==> job 240 <==
==> flow/design.v <==
`timescale 1ns / 1ps
module sparse_detector #(
    parameter WORD_SIZE = 64
)(
    input  wire [WORD_SIZE-1:0] data_in,
    output wire                 is_zero,     
    output wire                 is_sparse    
);
    assign is_zero = (data_in == {WORD_SIZE{1'b0}});
    function integer count_ones;
        input [WORD_SIZE-1:0] v;
        integer i, cnt;
        begin
            cnt = 0;
            for (i = 0; i < WORD_SIZE; i = i + 1)
                cnt = cnt + v[i];
            count_ones = cnt;
        end
    endfunction
    wire [6:0] ones_count = count_ones(data_in);
    assign is_sparse = (ones_count < (WORD_SIZE / 10));
endmodule
`timescale 1ns / 1ps
module adaptive_pe #(
    parameter integer MAX_WIDTH = 64,
    parameter integer MAX_ACC_WIDTH = 20   
)(
    input  wire                         clk,
    input  wire                         reset,
    input  wire                         ce,
    input  wire                         accumulate,
    input  wire                         test_mode,
    input  wire [2:0]                   precision_mode,
    input  wire [MAX_WIDTH-1:0]         weight_in,
    input  wire [MAX_WIDTH-1:0]         activation_in,
    input  wire [MAX_WIDTH-1:0]         mask_in,
    output reg  [MAX_ACC_WIDTH-1:0]     accumulated_sum,
    output wire                         clock_gated,
    output wire                         computation_skipped,
    output wire [2:0]                   active_precision   
);
    reg [6:0] active_bits;       
    reg [5:0] parallel_ops;      
    reg [8:0] max_value;         
    always @(*) begin
        case (precision_mode)
            3'b000: begin   
                active_bits = 7'd64;
                parallel_ops = 6'd64;
                max_value = 9'd1;
            end
            3'b001: begin   
                active_bits = 7'd64;
                parallel_ops = 6'd32;
                max_value = 9'd3;
            end
            3'b010: begin   
                active_bits = 7'd64;
                parallel_ops = 6'd16;
                max_value = 9'd15;
            end
            3'b011: begin   
                active_bits = 7'd64;
                parallel_ops = 6'd8;
                max_value = 9'd255;
            end
            default: begin   
                active_bits = 7'd64;
                parallel_ops = 6'd64;
                max_value = 9'd1;
            end
        endcase
    end
    assign active_precision = precision_mode;
    wire weight_is_zero, activation_is_zero;
    wire weight_is_sparse, activation_is_sparse;
    sparse_detector #(
        .WORD_SIZE(MAX_WIDTH)
    ) weight_detector (
        .data_in(weight_in),
        .is_zero(weight_is_zero),
        .is_sparse(weight_is_sparse)
    );
    sparse_detector #(
        .WORD_SIZE(MAX_WIDTH)
    ) activation_detector (
        .data_in(activation_in),
        .is_zero(activation_is_zero),
        .is_sparse(activation_is_sparse)
    );
    wire skip_compute = weight_is_zero || activation_is_zero;
    assign computation_skipped = skip_compute && ce;
    wire pe_enable = ce && !skip_compute;
    wire acc_enable = pe_enable || test_mode;
    assign clock_gated = !pe_enable;
    reg [MAX_ACC_WIDTH-1:0] compute_result;
    always @(*) begin
        case (precision_mode)
            3'b000: compute_result = compute_1bit();
            3'b001: compute_result = compute_2bit();
            3'b010: compute_result = compute_4bit();
            3'b011: compute_result = compute_8bit();
            default: compute_result = {MAX_ACC_WIDTH{1'b0}};
        endcase
    end
    function [MAX_ACC_WIDTH-1:0] compute_1bit;
        reg [MAX_WIDTH-1:0] xnor_result;
        integer i, count;
        begin
            xnor_result = ~(weight_in ^ activation_in) & mask_in;
            count = 0;
            for (i = 0; i < MAX_WIDTH; i = i + 1) begin
                count = count + xnor_result[i];
            end
            compute_1bit = count[MAX_ACC_WIDTH-1:0];
        end
    endfunction
    function [MAX_ACC_WIDTH-1:0] compute_2bit;
        integer i;
        reg [1:0] w, a;
        reg [3:0] product;
        integer sum;
        begin
            sum = 0;
            for (i = 0; i < 32; i = i + 1) begin
                w = weight_in[i*2 +: 2];
                a = activation_in[i*2 +: 2];
                product = w * a;   
                sum = sum + product;
            end
            compute_2bit = sum[MAX_ACC_WIDTH-1:0];
        end
    endfunction
    function [MAX_ACC_WIDTH-1:0] compute_4bit;
        integer i;
        reg [3:0] w, a;
        reg [7:0] product;
        integer sum;
        begin
            sum = 0;
            for (i = 0; i < 16; i = i + 1) begin
                w = weight_in[i*4 +: 4];
                a = activation_in[i*4 +: 4];
                product = w * a;   
                sum = sum + product;
            end
            compute_4bit = sum[MAX_ACC_WIDTH-1:0];
        end
    endfunction
    function [MAX_ACC_WIDTH-1:0] compute_8bit;
        integer i;
        reg [7:0] w, a;
        reg [15:0] product;
        integer sum;
        begin
            sum = 0;
            for (i = 0; i < 8; i = i + 1) begin
                w = weight_in[i*8 +: 8];
                a = activation_in[i*8 +: 8];
                product = w * a;   
                sum = sum + product;
            end
            compute_8bit = sum[MAX_ACC_WIDTH-1:0];
        end
    endfunction
    always @(posedge clk or posedge reset) begin
        if (reset) begin
            accumulated_sum <= {MAX_ACC_WIDTH{1'b0}};
        end else if (acc_enable) begin
            if (!accumulate) begin
                accumulated_sum <= {MAX_ACC_WIDTH{1'b0}};
            end else begin
                accumulated_sum <= accumulated_sum + compute_result;
            end
        end
    end
endmodule
==> flow/run.sh <==
#!/bin/bash
# the make line also repeats each setting of config.mk as NAME=value (left out here)
make -C /OpenROAD-flow-scripts/flow DESIGN_CONFIG=/design/flow/config.mk WORK_HOME=/design/flow/orfs CLKGATE_MAP_FILE= finish
==> flow/config.mk <==
export PLATFORM = sky130hd
export DESIGN_NAME = adaptive_pe
export DESIGN_NICKNAME = adaptive_pe
export VERILOG_FILES = /design/flow/design.v
export SDC_FILE = /design/flow/constraint.sdc
export NUM_CORES = 4
export LEC_CHECK = 0
export ABC_AREA = 1
export CAP_MARGIN = 10
export CORE_ASPECT_RATIO = 0.5
export CORE_MARGIN = 7
export CORE_UTILIZATION = 58
export CTS_CLUSTER_DIAMETER = 241
export CTS_CLUSTER_SIZE = 94
export GPL_TIMING_DRIVEN = 0
export HOLD_SLACK_MARGIN = 0.04
export PLACE_DENSITY_LB_ADDON = 0.28
export SLEW_MARGIN = 5
export TNS_END_PERCENT = 10
==> flow/constraint.sdc <==
create_clock -name core_clock -period 7.36 [get_ports {clk}]
set_input_delay 1.4720 -clock core_clock [delete_from_list [all_inputs] [get_ports {clk}]]
set_output_delay 1.4720 -clock core_clock [all_outputs]
set_load 0.01 [all_outputs]
==> inputs of job 5011, as changes to job 240 <==
==> flow/config.mk (replaced) <==
export PLATFORM = sky130hd
export DESIGN_NAME = adaptive_pe
export DESIGN_NICKNAME = adaptive_pe
export VERILOG_FILES = /design/flow/design.v
export SDC_FILE = /design/flow/constraint.sdc
export NUM_CORES = 4
export LEC_CHECK = 0
export ABC_AREA = 1
export CAP_MARGIN = 20
export CORE_ASPECT_RATIO = 1.43
export CORE_MARGIN = 2
export CORE_UTILIZATION = 72
export CTS_CLUSTER_DIAMETER = 227
export CTS_CLUSTER_SIZE = 99
export SETUP_SLACK_MARGIN = 0.9
export SLEW_MARGIN = 20
==> flow/constraint.sdc (replaced) <==
create_clock -name core_clock -period 4.22 [get_ports {clk}]
set_input_delay 0.8440 -clock core_clock [delete_from_list [all_inputs] [get_ports {clk}]]
set_output_delay 0.8440 -clock core_clock [all_outputs]
set_load 0.01 [all_outputs]
==> comparison table <==
item	job 5011	job 240
Num rows	97	64
Number of placed instances with taps included	5579	5228
Worst-case setup slack after placement	-6.00 ns	-3.89 ns
Standard cell area after detailed placement	43600 µm²	39200 µm²
Number of resized instances in the post-cts repair step	833	779
Final weighted congestion in routability-driven placement	1.21	1.15
Total die area	51600 µm²	69400 µm²
Post-synthesis simple-gate area fraction	9.91%	9.91%
Core Box Area	49200 µm²	61100 µm²
Area leader share	48.5%	48.5%
Post-synthesis instance area	35900 µm²	35900 µm²
Registers, synthesis	20	20
Largest area contributor in the netlist	fa_1	fa_1
Half-perimeter wire length after placement	138000 µm	125000 µm
Proportion of register bits with asynchronous set or reset after synthesis	100%	100%
X dimension of the die	191 µm	366 µm
Compound-cell area share of the yosys netlist	2.57%	2.57%
Status	stopped before the end	failed layout checks
Failing step	global routing	-
Violated checks	-	negative setup slack
Setup bufs post-CTS	64	285
Die height	271 µm	190 µm
Pre-Place Util	72.9%	58.7%
Yosys synthesis warning count	4	4

==> v20: inputs <==
Starts from the design.v that is shown in full above.
export LEC_CHECK = 0
export CAP_MARGIN = 20
export CORE_MARGIN = 2
export CORE_UTILIZATION = 72
export CTS_CLUSTER_SIZE = 41
export PLACE_DENSITY_LB_ADDON = 0.22
export SLEW_MARGIN = 20
export TNS_END_PERCENT = 5
create_clock -name core_clock -period 11.5 [get_ports {clk}]
run.sh (not shown) runs the stock make flow with config.mk's settings and CLKGATE_MAP_FILE=.
==> v11: changes against v20 <==
Settings changed: CORE_UTILIZATION 72 to 40, CTS_CLUSTER_DIAMETER from default to 350, CTS_CLUSTER_SIZE 41 to default, PLACE_DENSITY_LB_ADDON 0.22 to default, TNS_END_PERCENT 5 to 25.
==> flow/constraint.sdc (replaced) <==
create_clock -name core_clock -period 13.0 [get_ports {clk}]
set_input_delay 2.6000 -clock core_clock [delete_from_list [all_inputs] [get_ports {clk}]]
set_output_delay 2.6000 -clock core_clock [all_outputs]
set_load 0.01 [all_outputs]
==> v18: changes against v20 <==
Settings changed: CORE_UTILIZATION 72 to 66, CTS_CLUSTER_SIZE 41 to default, PLACE_DENSITY_LB_ADDON 0.22 to default, SETUP_SLACK_MARGIN from default to 2.09, TNS_END_PERCENT 5 to default.
==> flow/constraint.sdc (replaced) <==
create_clock -name core_clock -period 8.38 [get_ports {clk}]
set_input_delay 1.6760 -clock core_clock [delete_from_list [all_inputs] [get_ports {clk}]]
set_output_delay 1.6760 -clock core_clock [all_outputs]
set_load 0.01 [all_outputs]
==> v3: changes against v20 <==
Settings changed: CORE_UTILIZATION 72 to 40, CTS_CLUSTER_SIZE 41 to default, PLACE_DENSITY_LB_ADDON 0.22 to default, TNS_END_PERCENT 5 to default.
==> flow/constraint.sdc (replaced) <==
create_clock -name core_clock -period 12.8 [get_ports {clk}]
set_input_delay 2.5600 -clock core_clock [delete_from_list [all_inputs] [get_ports {clk}]]
set_output_delay 2.5600 -clock core_clock [all_outputs]
set_load 0.01 [all_outputs]
==> qor summary <==
item                                                                              v20             v11                       v18              v3
Result of the run                                           aborted with a tool error  finished clean  finished with violations  finished clean
Stage where the flow stopped                                           global routing               -                         -               -
Reasons for failing layout checks                                                   -               -              setup timing               -
Top cell by count, worst path                                                       -            fa_1                      fa_1            fa_1
Die W                                                                          222 µm          297 µm                    232 µm          297 µm
Signal arrival time at the worst endpoint                                           -        12.84 ns                  11.36 ns        12.62 ns
Cell with the largest stage delay on the worst path                                 -            fa_1                      fa_2            fa_1
Estimated wirelength of the detail-placed design                               133 mm          134 mm                    125 mm          133 mm
Count of flip-flops and latches                                                     -              20                        20              20
Final routed wire length divided by cell count                                      -         28.5 µm                   28.1 µm         28.1 µm
Number of hold-slack violations in the final timing report                          -               0                         0               0
Init Core Util                                                                  73.3%           40.3%                     66.8%           40.3%
Layout fillers                                                                      -            8298                      2718            8265
Instance area at placement                                                 0.0412 mm²      0.0392 mm²                0.0424 mm²      0.0395 mm²
Placeable core region                                                      0.0468 mm²      0.0850 mm²                0.0513 mm²      0.0850 mm²
Crit path capture type                                                              -            flop                      flop            flop
Post-detailed-route count of antenna-violating nets                                 -               0                         0               0
Total Negative Setup Slacks                                                         -            0 ns                 -36.77 ns            0 ns
Placed cell count                                                                4842            5020                      5008            5048
Layout overhead on the synthesized area                                             -           14.8%                     28.7%           15.8%
Initial DRC Count                                                                   -            2308                      3459            2522
Final Max Slew Viols                                                                -               0                         0               0
Largest fanout on the critical path                                                 -               7                         4               6
Final Non-Filler Cells                                                              -            5027                      5101            5057
